Setup of job 4770:
Design vgacontrol, start of the top module:
module vgacontrol(  
input PCLK, 				 
input PRESERN, 				 
input PSEL, 				 
input PENABLE, 				 
output wire PREADY, 		 
output wire PSLVERR,		 
input PWRITE,				 
input [31:0] PADDR,			 
input wire [31:0] PWDATA,	 
output reg [31:0] PRDATA,	 
output HS, 
output VS, 
output reg vga_R,
output reg vga_G,
output reg vga_B,
input SW,
input SW2,
input SW3
);
assign PSLVERR = 0;
assign PREADY = 1;
reg [31:0] player1;
reg [31:0] player2;
reg [31:0] whichplayer;
reg [31:0] winner;
wire player1_score;
wire player2_score;
wire p1_p;
wire p2_p;
wire p_u;
wire win_out;
wire pwin_out1;
wire pwin_out2;
wire player1_write = (PSEL & PENABLE & PWRITE & (PADDR[11:0] == 12'h104));
wire player2_write = (PSEL & PENABLE & PWRITE & (PADDR[11:0] == 12'h108));
wire whichplayer_write = (PSEL & PENABLE & PWRITE & (PADDR[11:0] == 12'h114));
wire winner_write = (PSEL & PENABLE & PWRITE & (PADDR[11:0] == 12'h118));
wire SWDebounce;
wire SWDebounce2;
  ...
For scale: roughly 1,900 cells after synthesis, roughly 14,000 um2 of cells after synthesis.
make LEC_CHECK=0 CAP_MARGIN=20 CORE_MARGIN=2 CORE_UTILIZATION=40 PLACE_DENSITY=0.6 SETUP_SLACK_MARGIN=0.58 SLEW_MARGIN=20 finish   # period 4.45 ns
run.sh (not shown) runs the stock make flow with config.mk's settings and CLKGATE_MAP_FILE=.
Job 4770: done, clean on timing, DRC and antenna
> inputs changed (job 4770 -> job 9605)
Settings: CTS_CLUSTER_DIAMETER now 90, previously not set; PLACE_DENSITY no longer set, was 0.6; CTS_CLUSTER_SIZE now 23, previously not set; SETUP_SLACK_MARGIN now 0.85, was 0.58; PLACE_DENSITY_LB_ADDON now 0.27, previously not set; CORE_UTILIZATION now 72, was 40; the clock period (ns, I/O delays scaled along) now 3.11, was 4.45.
Notes after the runs:
Job 4770 and job 9605: one clean run, job 4770; the rest did not finish clean. Status job 9605: flow complete, layout not clean - setup timing. Job 9605 vs. job 4770: global-route met1 utilization +21 points, final total power went up, sum of net half-perimeters after detailed placement climbed 2.7%, total global-route track usage went up. The core of job 9605 is more densely filled than that of job 4770. From job 4770 to job 9605 the numbers moved as follows: post-layout minimum cycle time -590 ps, sequential power +43%.
[inputs] job 1016 vs job 9605
Settings: PLACE_DENSITY_LB_ADDON: 0.27 -> unset; PLACE_DENSITY: unset -> 0.6; CTS_CLUSTER_SIZE: 23 -> unset; SETUP_SLACK_MARGIN: 0.85 -> unset; CTS_CLUSTER_DIAMETER: 90 -> unset; the clock period (ns, I/O delays scaled along): 3.11 -> 2.66.
Results
- Job 1016 did not finish; the tool stopped in 5_1_grt with error GRT-0116.
- Job 1016 vs. job 9605: overall die area shows no meaningful change, synthesized cell count shows no meaningful change.
- | worst setup timing slack at the placement stage | job 1016 vs job 9605 | 670 ps lower |
#### Input delta (job 8811 over job 1016)
Settings: a change of CORE_UTILIZATION from 72 to 40; a change of the clock period (ns, I/O delays scaled along) from 2.66 to 4.45.
Findings:
Job 8811: all stages complete, timing, DRC and antenna checks passed
Job 1016 → job 8811: number of nets produced by synthesis neither gained nor lost much, number of gates given a new drive strength after cts now smaller, number of placement rows grew by about 35%.
Going from job 1016 to job 8811, adder and majority gate portion of the synthesized area flat; total CTS buffers has increased.

Starting RTL as in the previous note.
export LEC_CHECK = 0
export CAP_MARGIN = 25
export CELL_PAD_IN_SITES_DETAIL_PLACEMENT = 1
export CELL_PAD_IN_SITES_GLOBAL_PLACEMENT = 3
export CORE_ASPECT_RATIO = 0.83
export CORE_MARGIN = 3
export CORE_UTILIZATION = 40
export CTS_CLUSTER_SIZE = 37
export GPL_ROUTABILITY_DRIVEN = 0
export MIN_ROUTING_LAYER = met2
export PLACE_DENSITY_LB_ADDON = 0.03
export SLEW_MARGIN = 20
export TNS_END_PERCENT = 10
create_clock -name core_clock -period 3.41 [get_ports {PCLK}]
Edit:
==> flow/config.mk (replaced) <==
export PLATFORM = sky130hd
export DESIGN_NAME = vgacontrol
export DESIGN_NICKNAME = vgacontrol
export VERILOG_FILES = /design/flow/design.v
export SDC_FILE = /design/flow/constraint.sdc
export NUM_CORES = 4
export LEC_CHECK = 0
export CAP_MARGIN = 20
export CORE_MARGIN = 2
export CORE_UTILIZATION = 72
export CTS_CLUSTER_DIAMETER = 94
export CTS_CLUSTER_SIZE = 23
export PLACE_DENSITY_LB_ADDON = 0.27
export SLEW_MARGIN = 20
==> flow/constraint.sdc (replaced) <==
create_clock -name core_clock -period 3.21 [get_ports {PCLK}]
set_input_delay 0.6420 -clock core_clock [delete_from_list [all_inputs] [get_ports {PCLK}]]
set_output_delay 0.6420 -clock core_clock [all_outputs]
set_load 0.01 [all_outputs]
After rerunning: This time the run ran to the end with violations: negative setup slack. Total power came out lower by 16%. Synthesized cell count does not change. Global-route usage went up by 4.3 points. Synthesized area stays the same. Worst setup slack is worse by 0.19 ns.

vgacontrol again, from the RTL that the note above started with.
Design vgacontrol, start of the top module:
module vgacontrol(  
input PCLK, 				 
input PRESERN, 				 
input PSEL, 				 
input PENABLE, 				 
output wire PREADY, 		 
output wire PSLVERR,		 
input PWRITE,				 
input [31:0] PADDR,			 
input wire [31:0] PWDATA,	 
output reg [31:0] PRDATA,	 
output HS, 
output VS, 
output reg vga_R,
output reg vga_G,
output reg vga_B,
input SW,
input SW2,
input SW3
);
make LEC_CHECK=0 ABC_AREA=1 CAP_MARGIN=0 CELL_PAD_IN_SITES_DETAIL_PLACEMENT=2 CORE_ASPECT_RATIO=0.74 CORE_MARGIN=2 CORE_UTILIZATION=69 CTS_CLUSTER_DIAMETER=96 CTS_CLUSTER_SIZE=99 GPL_ROUTABILITY_DRIVEN=0 GPL_TIMING_DRIVEN=1 HOLD_SLACK_MARGIN=0.11 MAX_ROUTING_LAYER=met4 MIN_ROUTING_LAYER=met1 PLACE_DENSITY_LB_ADDON=0.07 SETUP_SLACK_MARGIN=0.12 SLEW_MARGIN=20 TNS_END_PERCENT=70 finish   # period 5.75 ns
The starting point did not get past 3_5_place_dp.
Edit:
- ABC_AREA: 1 -> not set
- CAP_MARGIN: 0 -> 20
- CELL_PAD_IN_SITES_DETAIL_PLACEMENT: 2 -> not set
- CORE_ASPECT_RATIO: 0.74 -> not set
- CORE_UTILIZATION: 69 -> 70
- CTS_CLUSTER_DIAMETER: 96 -> not set
- CTS_CLUSTER_SIZE: 99 -> 24
- GPL_ROUTABILITY_DRIVEN: 0 -> not set
- GPL_TIMING_DRIVEN: 1 -> not set
- HOLD_SLACK_MARGIN: 0.11 -> not set
- MAX_ROUTING_LAYER: met4 -> not set
- MIN_ROUTING_LAYER: met1 -> not set
- PLACE_DENSITY: not set -> 0.6
- PLACE_DENSITY_LB_ADDON: 0.07 -> not set
- SETUP_SLACK_MARGIN: 0.12 -> not set
- TNS_END_PERCENT: 70 -> not set
- clock period: 5.75 -> 2.77 ns (I/O delays scaled with it)
Effect: The new run died in 5_1_grt on GRT-0232. Die area falls by 7.9%. Synthesized cell count falls by 22%. Area after synthesis falls by 6.7%.

vgacontrol again, from the RTL that the note above started with.
make LEC_CHECK=0 CAP_MARGIN=20 CORE_MARGIN=2 CORE_UTILIZATION=72 CTS_CLUSTER_DIAMETER=49 CTS_CLUSTER_SIZE=23 PLACE_DENSITY_LB_ADDON=0.27 SETUP_SLACK_MARGIN=0.78 SLEW_MARGIN=20 finish   # period 3.21 ns
The baseline aborted during global routing (5_1_grt).
Change:
ABC_AREA = 1   (was not set)
CORE_ASPECT_RATIO = 1.33   (was not set)
CTS_CLUSTER_DIAMETER = not set   (was 49)
CTS_CLUSTER_SIZE = not set   (was 23)
PLACE_DENSITY = 0.6   (was not set)
PLACE_DENSITY_LB_ADDON = not set   (was 0.27)
SETUP_SLACK_MARGIN = not set   (was 0.78)
clock period = 2.51 ns   (was 3.21 ns; I/O delays follow)
Outcome: The new run did not get past clock tree synthesis (4_1_cts); die size went up by 7.1%; synthesized cell count went up by 27%; synthesized area went up by 7.2%.
Change:
CORE_ASPECT_RATIO = not set   (was 1.33)
CORE_UTILIZATION = 71   (was 72)
CTS_CLUSTER_SIZE = 99   (was not set)
clock period = 5.47 ns   (was 2.51 ns; I/O delays follow)
=> This time the run completed without violations. Area after synthesis does not change. Die area went up by about 1.3%. Synthesized cell count stays the same.
Change:
ABC_AREA = not set   (was 1)
CORE_MARGIN = 3   (was 2)
CORE_UTILIZATION = 40   (was 71)
CTS_CLUSTER_SIZE = 73   (was 99)
PLACE_DENSITY = not set   (was 0.6)
PLACE_DENSITY_LB_ADDON = 0.03   (was not set)
clock period = 10.0 ns   (was 5.47 ns; I/O delays follow)
Result: The changed run passed the timing, design-rule and antenna checks. Utilization falls by 33 points. First-iteration DRC count falls by about 46%. Cell count falls by 14%. Setup slack gets better by 4000 ps. Power falls by 39%. Via count falls by about 20%.
Change:
CORE_MARGIN = 2   (was 3)
CORE_UTILIZATION = 43   (was 40)
CTS_CLUSTER_SIZE = not set   (was 73)
PLACE_DENSITY = 0.6   (was not set)
PLACE_DENSITY_LB_ADDON = not set   (was 0.03)
clock period = 4.45 ns   (was 10.0 ns; I/O delays follow)
Effect: The changed run finished clean; final cell count is higher slightly; routed wire length is lower by a few percent; synthesized cell count stays the same; clock-buffer cell count is higher by 16; synthesized area is unchanged; total power is higher by well over a third; sequential cell count stays the same.
Change:
ABC_AREA = 1   (was not set)
CORE_UTILIZATION = 72   (was 43)
SETUP_SLACK_MARGIN = 0.52   (was not set)
TNS_END_PERCENT = 5   (was not set)
clock period = 2.66 ns   (was 4.45 ns; I/O delays follow)
Result: The changed run never finished: it broke off in clock tree synthesis (4_1_cts); synthesized cell count climbs by 27%; die area fell by 35%; area after synthesis is higher by 7.2%.

vgacontrol again, from the RTL that the note above started with.
export LEC_CHECK = 0
export ABC_AREA = 1
export CAP_MARGIN = 20
export CORE_MARGIN = 2
export CORE_UTILIZATION = 72
export CTS_CLUSTER_DIAMETER = 374
export CTS_CLUSTER_SIZE = 99
export PLACE_DENSITY = 0.37
export SLEW_MARGIN = 20
export TNS_END_PERCENT = 5
create_clock -name core_clock -period 2.6 [get_ports {PCLK}]
The starting point aborted during 5_1_grt with GRT-0232.
Next try:
- CTS_CLUSTER_DIAMETER: 374 -> 399
- CTS_CLUSTER_SIZE: 99 -> default
- PLACE_DENSITY: 0.37 -> 0.6
- TNS_END_PERCENT: 5 -> default
- clock period: 2.6 -> 2.51 ns (I/O delays scaled with it)
This time the run died in 4_1_cts (DPL-0038).
Synthesized area is unchanged.
Synthesized cell count does not change.
Die size is unchanged.
Next try:
- ABC_AREA: 1 -> default
- CORE_UTILIZATION: 72 -> 66
- CTS_CLUSTER_DIAMETER: 399 -> 52
- CTS_CLUSTER_SIZE: default -> 41
- SETUP_SLACK_MARGIN: default -> 0.49
- clock period: 2.51 -> 2.85 ns (I/O delays scaled with it)
Effect: With this change the flow completed, yet does not pass: negative setup slack; synthesized cell count fell by 22%; synthesized area is lower by 6.7%; die size rises by 1.7%.
Next try:
- CORE_UTILIZATION: 66 -> 37
- CTS_CLUSTER_DIAMETER: 52 -> default
- CTS_CLUSTER_SIZE: 41 -> default
- SETUP_SLACK_MARGIN: 0.49 -> default
- clock period: 2.85 -> 15.7 ns (I/O delays scaled with it)
This time the run finished clean.
Via count decreases by 25%.
Worst hold slack loses 0.0097 ns.
Synthesized cell count stays the same.
Power and IR drop assume default switching activity.
